==> xenon: inputs <==
// cordic
module cordic #(parameter WIDTH = 32, ITER = 16)(
    input clk,
    input rst,
    input start,
    input mode,  
    input signed [WIDTH-1:0] x_in,
    input signed [WIDTH-1:0] y_in,
    input signed [WIDTH-1:0] z_in,
    output reg signed [WIDTH-1:0] x_out,
    output reg signed [WIDTH-1:0] y_out,
    output reg signed [WIDTH-1:0] z_out,
    output reg done
);
clock: 3.77 ns
lec_check: 0
abc_area: 1
cap_margin: 20
core_aspect_ratio: 1.47
core_margin: 2
core_utilization: 72
cts_cluster_diameter: 272
cts_cluster_size: 13
place_density: 0.42
slew_margin: 20
tns_end_percent: 5
run.sh (not shown) runs the stock make flow with config.mk's settings and CLKGATE_MAP_FILE=.
==> harbor (differences from xenon) <==
Settings changed: ABC_AREA 1 to unset, CAP_MARGIN 20 to 25, CELL_PAD_IN_SITES_DETAIL_PLACEMENT set to 0, CORE_ASPECT_RATIO 1.47 to unset, CORE_UTILIZATION 72 to 63, CTS_CLUSTER_DIAMETER 272 to unset, CTS_CLUSTER_SIZE 13 to unset, MAX_ROUTING_LAYER set to met5, PLACE_DENSITY 0.42 to unset, SETUP_SLACK_MARGIN set to 0.56, TNS_END_PERCENT 5 to unset.
==> flow/constraint.sdc (replaced) <==
create_clock -name core_clock -period 7.1 [get_ports {clk}]
set_input_delay 1.4200 -clock core_clock [delete_from_list [all_inputs] [get_ports {clk}]]
set_output_delay 1.4200 -clock core_clock [all_outputs]
set_load 0.01 [all_outputs]
==> pepper (differences from xenon) <==
Settings changed: ABC_AREA 1 to unset, CORE_ASPECT_RATIO 1.47 to unset, CTS_CLUSTER_DIAMETER 272 to 93, CTS_CLUSTER_SIZE 13 to unset, PLACE_DENSITY 0.42 to unset, PLACE_DENSITY_LB_ADDON set to 0.0, SETUP_SLACK_MARGIN set to 1.73, TNS_END_PERCENT 5 to unset.
==> flow/constraint.sdc (replaced) <==
create_clock -name core_clock -period 5.85 [get_ports {clk}]
set_input_delay 1.1700 -clock core_clock [delete_from_list [all_inputs] [get_ports {clk}]]
set_output_delay 1.1700 -clock core_clock [all_outputs]
set_load 0.01 [all_outputs]
==> results <==
Result of the run: harbor finished clean; pepper aborted with a tool error; xenon aborted with a tool error
Last stage reached: harbor -; pepper global routing; xenon clock tree synthesis
Area fraction in mux cells: harbor 18.6%; pepper 18.6%; xenon 0%
Clock buffers created by TritonCTS: harbor 23; pepper 22; xenon -
DP Cell Count: harbor 2590; pepper 2575; xenon 3955
Number of buffers inserted by post-CTS setup repair: harbor 1; pepper 92; xenon -
Clock sink total: harbor 202; pepper 202; xenon -
Floorplan core density: harbor 63.8%; pepper 72.8%; xenon 73.0%
Number of instances in the synthesized netlist: harbor 2087; pepper 2087; xenon 2960
H-tree lvl count: harbor 1; pepper 1; xenon -
Ys cells: harbor 2087; pepper 2087; xenon 2960
Mean area per synthesized cell: harbor 9.04 µm²; pepper 9.04 µm²; xenon 6.46 µm²
Number of distinct library cells after synthesis: harbor 94; pepper 94; xenon 61
Number of buffers inserted by hold repair at cts: harbor 0; pepper 0; xenon -
Buffers from clock root to sink, at most: harbor 3; pepper 3; xenon -
Share of the synthesized netlist area taken by xor and xnor gates: harbor 6.87%; pepper 6.87%; xenon 4.98%
Summed instance area of the synthesized netlist: harbor 0.0189 mm²; pepper 0.0189 mm²; xenon 0.0191 mm²

==> inputs of run X <==
==> flow/design.v <==
module cordic #(parameter WIDTH = 32, ITER = 16)(
    input clk,
    input rst,
    input start,
    input mode,  
    input signed [WIDTH-1:0] x_in,
    input signed [WIDTH-1:0] y_in,
    input signed [WIDTH-1:0] z_in,
    output reg signed [WIDTH-1:0] x_out,
    output reg signed [WIDTH-1:0] y_out,
    output reg signed [WIDTH-1:0] z_out,
    output reg done
);
    localparam signed [WIDTH-1:0] K = 32'sd19898;   
    localparam IDLE = 2'd0, PROCESS = 2'd1, DONE = 2'd2;
    reg signed [WIDTH-1:0] x, y, z;
    reg [4:0] i;
    reg [1:0] state;
    reg mode_r;  
    function signed [WIDTH-1:0] atan_table;
        input [3:0] idx;
        case (idx)
            4'd0:  atan_table = 32'sd25736;
            4'd1:  atan_table = 32'sd15192;
            4'd2:  atan_table = 32'sd8027;
            4'd3:  atan_table = 32'sd4074;
            4'd4:  atan_table = 32'sd2045;
            4'd5:  atan_table = 32'sd1023;
            4'd6:  atan_table = 32'sd511;
            4'd7:  atan_table = 32'sd256;
            4'd8:  atan_table = 32'sd128;
            4'd9:  atan_table = 32'sd64;
            4'd10: atan_table = 32'sd32;
            4'd11: atan_table = 32'sd16;
            4'd12: atan_table = 32'sd8;
            4'd13: atan_table = 32'sd4;
            4'd14: atan_table = 32'sd2;
            default: atan_table = 32'sd1;
        endcase
    endfunction
    always @(posedge clk or posedge rst) begin
        if (rst) begin
            state <= IDLE;
            done <= 0;
            x <= 0; y <= 0; z <= 0;
            x_out <= 0; y_out <= 0; z_out <= 0;
            i <= 0;
            mode_r <= 0;
        end 
        else begin
            case (state)
                IDLE: begin
                    done <= 0;
                    if (start) begin
                        x <= mode ? x_in : K;
                        y <= mode ? y_in : 0;
                        z <= mode ? 0 : z_in;
                        mode_r <= mode;
                        i <= 0;
                        state <= PROCESS;
                    end
                end
                PROCESS: begin
                    if (i < ITER) begin
                        if ((mode_r == 0 && z >= 0) || (mode_r == 1 && y < 0)) begin
                            x <= x - (y >>> i);
                            y <= y + (x >>> i);
                            z <= z - atan_table(i[3:0]);
                        end 
                        else begin
                            x <= x + (y >>> i);
                            y <= y - (x >>> i);
                            z <= z + atan_table(i[3:0]);
                        end
                        i <= i + 1;
                    end 
                    else begin
                        x_out <= x;
                        y_out <= y;
                        z_out <= z;
                        done <= 1;
                        state <= DONE;
                    end
                end
                DONE: begin
                    done <= 0;      
                    state <= IDLE;   
                end
            endcase
        end
    end
endmodule
==> flow/run.sh <==
#!/bin/bash
# the make line also repeats each setting of config.mk as NAME=value (left out here)
make -C /OpenROAD-flow-scripts/flow DESIGN_CONFIG=/design/flow/config.mk WORK_HOME=/design/flow/orfs CLKGATE_MAP_FILE= finish
==> flow/config.mk <==
export PLATFORM = sky130hd
export DESIGN_NAME = cordic
export DESIGN_NICKNAME = cordic
export VERILOG_FILES = /design/flow/design.v
export SDC_FILE = /design/flow/constraint.sdc
export NUM_CORES = 4
export LEC_CHECK = 0
export ABC_AREA = 0
export CAP_MARGIN = 25
export CELL_PAD_IN_SITES_DETAIL_PLACEMENT = 1
export CELL_PAD_IN_SITES_GLOBAL_PLACEMENT = 3
export CORE_ASPECT_RATIO = 1.92
export CORE_MARGIN = 2
export CORE_UTILIZATION = 48
export CTS_CLUSTER_DIAMETER = 67
export GPL_ROUTABILITY_DRIVEN = 0
export GPL_TIMING_DRIVEN = 0
export MAX_ROUTING_LAYER = met4
export PLACE_DENSITY_LB_ADDON = 0.2
export SLEW_MARGIN = 30
export TNS_END_PERCENT = 65
==> flow/constraint.sdc <==
create_clock -name core_clock -period 7.1 [get_ports {clk}]
set_input_delay 1.4200 -clock core_clock [delete_from_list [all_inputs] [get_ports {clk}]]
set_output_delay 1.4200 -clock core_clock [all_outputs]
set_load 0.01 [all_outputs]
==> inputs of run K, as changes to run X <==
Settings changed: ABC_AREA 0 to 1, CAP_MARGIN 25 to 20, CELL_PAD_IN_SITES_DETAIL_PLACEMENT 1 to default, CELL_PAD_IN_SITES_GLOBAL_PLACEMENT 3 to default, CORE_ASPECT_RATIO 1.92 to default, CORE_UTILIZATION 48 to 72, CTS_CLUSTER_DIAMETER 67 to 272, CTS_CLUSTER_SIZE from default to 97, GPL_ROUTABILITY_DRIVEN 0 to default, GPL_TIMING_DRIVEN 0 to default, MAX_ROUTING_LAYER met4 to default, PLACE_DENSITY from default to 0.42, PLACE_DENSITY_LB_ADDON 0.2 to default, SLEW_MARGIN 30 to 20, TNS_END_PERCENT 65 to 5.
==> flow/constraint.sdc (replaced) <==
create_clock -name core_clock -period 3.77 [get_ports {clk}]
set_input_delay 0.7540 -clock core_clock [delete_from_list [all_inputs] [get_ports {clk}]]
set_output_delay 0.7540 -clock core_clock [all_outputs]
set_load 0.01 [all_outputs]
==> inputs of run H, as changes to run X <==
Settings changed: ABC_AREA 0 to default, CAP_MARGIN 25 to 20, CELL_PAD_IN_SITES_DETAIL_PLACEMENT 1 to default, CELL_PAD_IN_SITES_GLOBAL_PLACEMENT 3 to default, CORE_ASPECT_RATIO 1.92 to 0.91, CORE_UTILIZATION 48 to 72, CTS_CLUSTER_DIAMETER 67 to 93, CTS_CLUSTER_SIZE from default to 79, GPL_ROUTABILITY_DRIVEN 0 to default, GPL_TIMING_DRIVEN 0 to default, MAX_ROUTING_LAYER met4 to default, PLACE_DENSITY_LB_ADDON 0.2 to 0.0, SETUP_SLACK_MARGIN from default to 1.73, SLEW_MARGIN 30 to 20, TNS_END_PERCENT 65 to default.
==> flow/constraint.sdc (replaced) <==
create_clock -name core_clock -period 5.85 [get_ports {clk}]
set_input_delay 1.1700 -clock core_clock [delete_from_list [all_inputs] [get_ports {clk}]]
set_output_delay 1.1700 -clock core_clock [all_outputs]
set_load 0.01 [all_outputs]
==> results.txt <==
Here are the numbers from the latest Yosys + OpenROAD run.

The mean cell area of the mapped netlist came out at 6.465 um^2. The failing step is detailed placement. The tool reported: "[ERROR DPL-0033] detailed placement checks failed during check placement".

In this run, the synthesized area fraction spent on adder and majority cells is recorded as 0.07637. Yosys stat counts 2,960 cells in the synthesized netlist. The effective utilization at floorplan is 0.7343. The flow did not finish. The number of cells produced by synthesis is 2,960.

In this run, the synthesized area fraction spent on and/or/nand/nor cells is recorded as 0.3529.
Source of the figures above: run K

==> results.txt <==
Here are the numbers from the latest Yosys + OpenROAD run.

The failing step is global routing. The number of cells produced by synthesis is 2,087. The first error in the log reads "[ERROR GRT-0232] Routing congestion too high. Check the congestion heatmap in the GUI".

The run stopped with a tool error. The effective utilization at floorplan is 0.7313.
Source of the figures above: run H

==> results.txt <==
Here are the numbers from the latest Yosys + OpenROAD run.

The adder-cell share of the synthesized area is 0.07750. The mean cell area of the mapped netlist came out at 9.035 um^2. The flow did not finish. The first error in the log reads "[ERROR FLW-0024] Place density exceeds 1.0 (current PLACE_DENSITY_LB_ADDON =  0.2). Please check if the value of  PLACE_DENSITY_LB_ADDON is between 0 and 0.99". The number of cells produced by synthesis came out at 2,087. It got as far as global placement without I/O and failed there.
Source of the figures above: run X

